// top
module top #(parameter WIDTH = 32)
(
	input				   clk,
	input				   rst,
	input 				   div_ready,
	input 				   div_datavalid_i,
	input 	   [WIDTH-1:0] div_dividend_i,
	input 	   [WIDTH-1:0] div_divisor_i,
	output reg 		 	   div_doing_o,
	output reg 		 	   div_qrvalid_o,
	output reg [WIDTH-1:0] div_quotient_o,
	output reg [WIDTH-1:0] div_remainder_o
);
reg [2*WIDTH  :0] div_remainder_r 	[WIDTH-1:0];
reg [2*WIDTH-1:0] div_divisor_r   	[WIDTH-1:0];
reg [  WIDTH-1:0] div_quotient_r  	[WIDTH-1:0];
reg               div_data_valid_r 	[WIDTH-1:0];
reg 		 	  div_qrvalid_r;
reg [WIDTH-1:0]   div_quotiento_r;
reg [WIDTH-1:0]   div_remaindero_r;
always @(posedge clk) begin
    if (rst) begin
    	div_doing_o <= 1'b0;
    end
    else if (div_qrvalid_o) begin
      	div_doing_o <= 1'b0;
    end
    else if(div_datavalid_i) begin
      	div_doing_o <= 1'b1;
    end
end
always @(posedge clk ) begin
	if (rst) begin
    	div_quotient_o 	<= 1'b0;
		div_remainder_o	<= 0;
		div_qrvalid_o	<=0;
    end
	else if (div_ready)begin
		div_quotient_o 	<= 1'b0;
		div_remainder_o	<= 0;
		div_qrvalid_o	<=0;
	end
	else if(div_qrvalid_r)begin
		div_quotient_o 	<= div_quotiento_r;
		div_remainder_o	<= div_remaindero_r;
		div_qrvalid_o	<= div_qrvalid_r;
	end
end
genvar div_m_var;
always @ (posedge clk ) begin
	if (rst) begin
		div_remainder_r	[0] <= {2*WIDTH+1{1'b0}};
		div_divisor_r  	[0] <= {2*WIDTH  {1'b0}};
		div_quotient_r 	[0] <= {  WIDTH  {1'b0}};
		div_data_valid_r[0] <=            1'b0  ;
	end else if (div_datavalid_i) begin
		if (|div_divisor_i) begin 
			div_remainder_r	[0] 	<= (div_dividend_i<<1) - (div_divisor_i<<WIDTH);
			div_divisor_r  	[0] 	<= div_divisor_i<<WIDTH;
			div_quotient_r 	[0] 	<= {  WIDTH  {1'b0}};
			div_data_valid_r[0] 	<=            1'b1  ;
		end else begin
			div_remainder_r	[0] 	<= {2*WIDTH+1{1'b0}};
			div_divisor_r  	[0] 	<= {2*WIDTH  {1'b0}};
			div_quotient_r 	[0] 	<= {  WIDTH  {1'b0}};
  ...
Settings: LEC_CHECK=0, ABC_AREA=0, CAP_MARGIN=20, CORE_MARGIN=2, CORE_UTILIZATION=72, HOLD_SLACK_MARGIN=-0.08, PLACE_DENSITY=0.95, SETUP_SLACK_MARGIN=-0.35, SLEW_MARGIN=20; clock period 3.72 ns.
run.sh (not shown) runs the stock make flow with config.mk's settings and CLKGATE_MAP_FILE=.
The first run did not get past 5_1_grt, error GRT-0116.
==> next run, changes <==
--- a/flow/config.mk
+++ b/flow/config.mk
@@ -8 +7,0 @@
-export ABC_AREA = 0
@@ -11,4 +10 @@
-export CORE_UTILIZATION = 72
-export HOLD_SLACK_MARGIN = -0.08
-export PLACE_DENSITY = 0.95
-export SETUP_SLACK_MARGIN = -0.35
+export CORE_UTILIZATION = 40
==> flow/constraint.sdc (replaced) <==
create_clock -name core_clock -period 7.5 [get_ports {clk}]
set_input_delay 1.5000 -clock core_clock [delete_from_list [all_inputs] [get_ports {clk}]]
set_output_delay 1.5000 -clock core_clock [all_outputs]
set_load 0.01 [all_outputs]
Now the flow went through all stages and came out clean.
Area after synthesis stays the same.
Die area climbs by 79%.
Synthesized cell count does not change.
==> next run, changes <==
--- a/flow/config.mk
+++ b/flow/config.mk
@@ -7,0 +8 @@
+export ABC_AREA = 0
@@ -10 +11,4 @@
-export CORE_UTILIZATION = 40
+export CORE_UTILIZATION = 72
+export HOLD_SLACK_MARGIN = -0.08
+export PLACE_DENSITY = 0.94
+export SETUP_SLACK_MARGIN = 1.1
==> flow/constraint.sdc (replaced) <==
create_clock -name core_clock -period 3.72 [get_ports {clk}]
set_input_delay 0.7440 -clock core_clock [delete_from_list [all_inputs] [get_ports {clk}]]
set_output_delay 0.7440 -clock core_clock [all_outputs]
set_load 0.01 [all_outputs]
=> With this change the flow never finished: it broke off in 4_1_cts on DPL-0033. Die size falls by well over a third. Synthesized cell count is unchanged. Area after synthesis is unchanged.
==> next run, changes <==
--- a/flow/config.mk
+++ b/flow/config.mk
@@ -8 +7,0 @@
-export ABC_AREA = 0
@@ -11,4 +10 @@
-export CORE_UTILIZATION = 72
-export HOLD_SLACK_MARGIN = -0.08
-export PLACE_DENSITY = 0.94
-export SETUP_SLACK_MARGIN = 1.1
+export CORE_UTILIZATION = 15
==> flow/constraint.sdc (replaced) <==
create_clock -name core_clock -period 6.58 [get_ports {clk}]
set_input_delay 1.3160 -clock core_clock [delete_from_list [all_inputs] [get_ports {clk}]]
set_output_delay 1.3160 -clock core_clock [all_outputs]
set_load 0.01 [all_outputs]
Now the flow went through all stages and came out clean.
Die size climbs to 4.8 times its value.
Synthesized area is unchanged.
Synthesized cell count does not change.
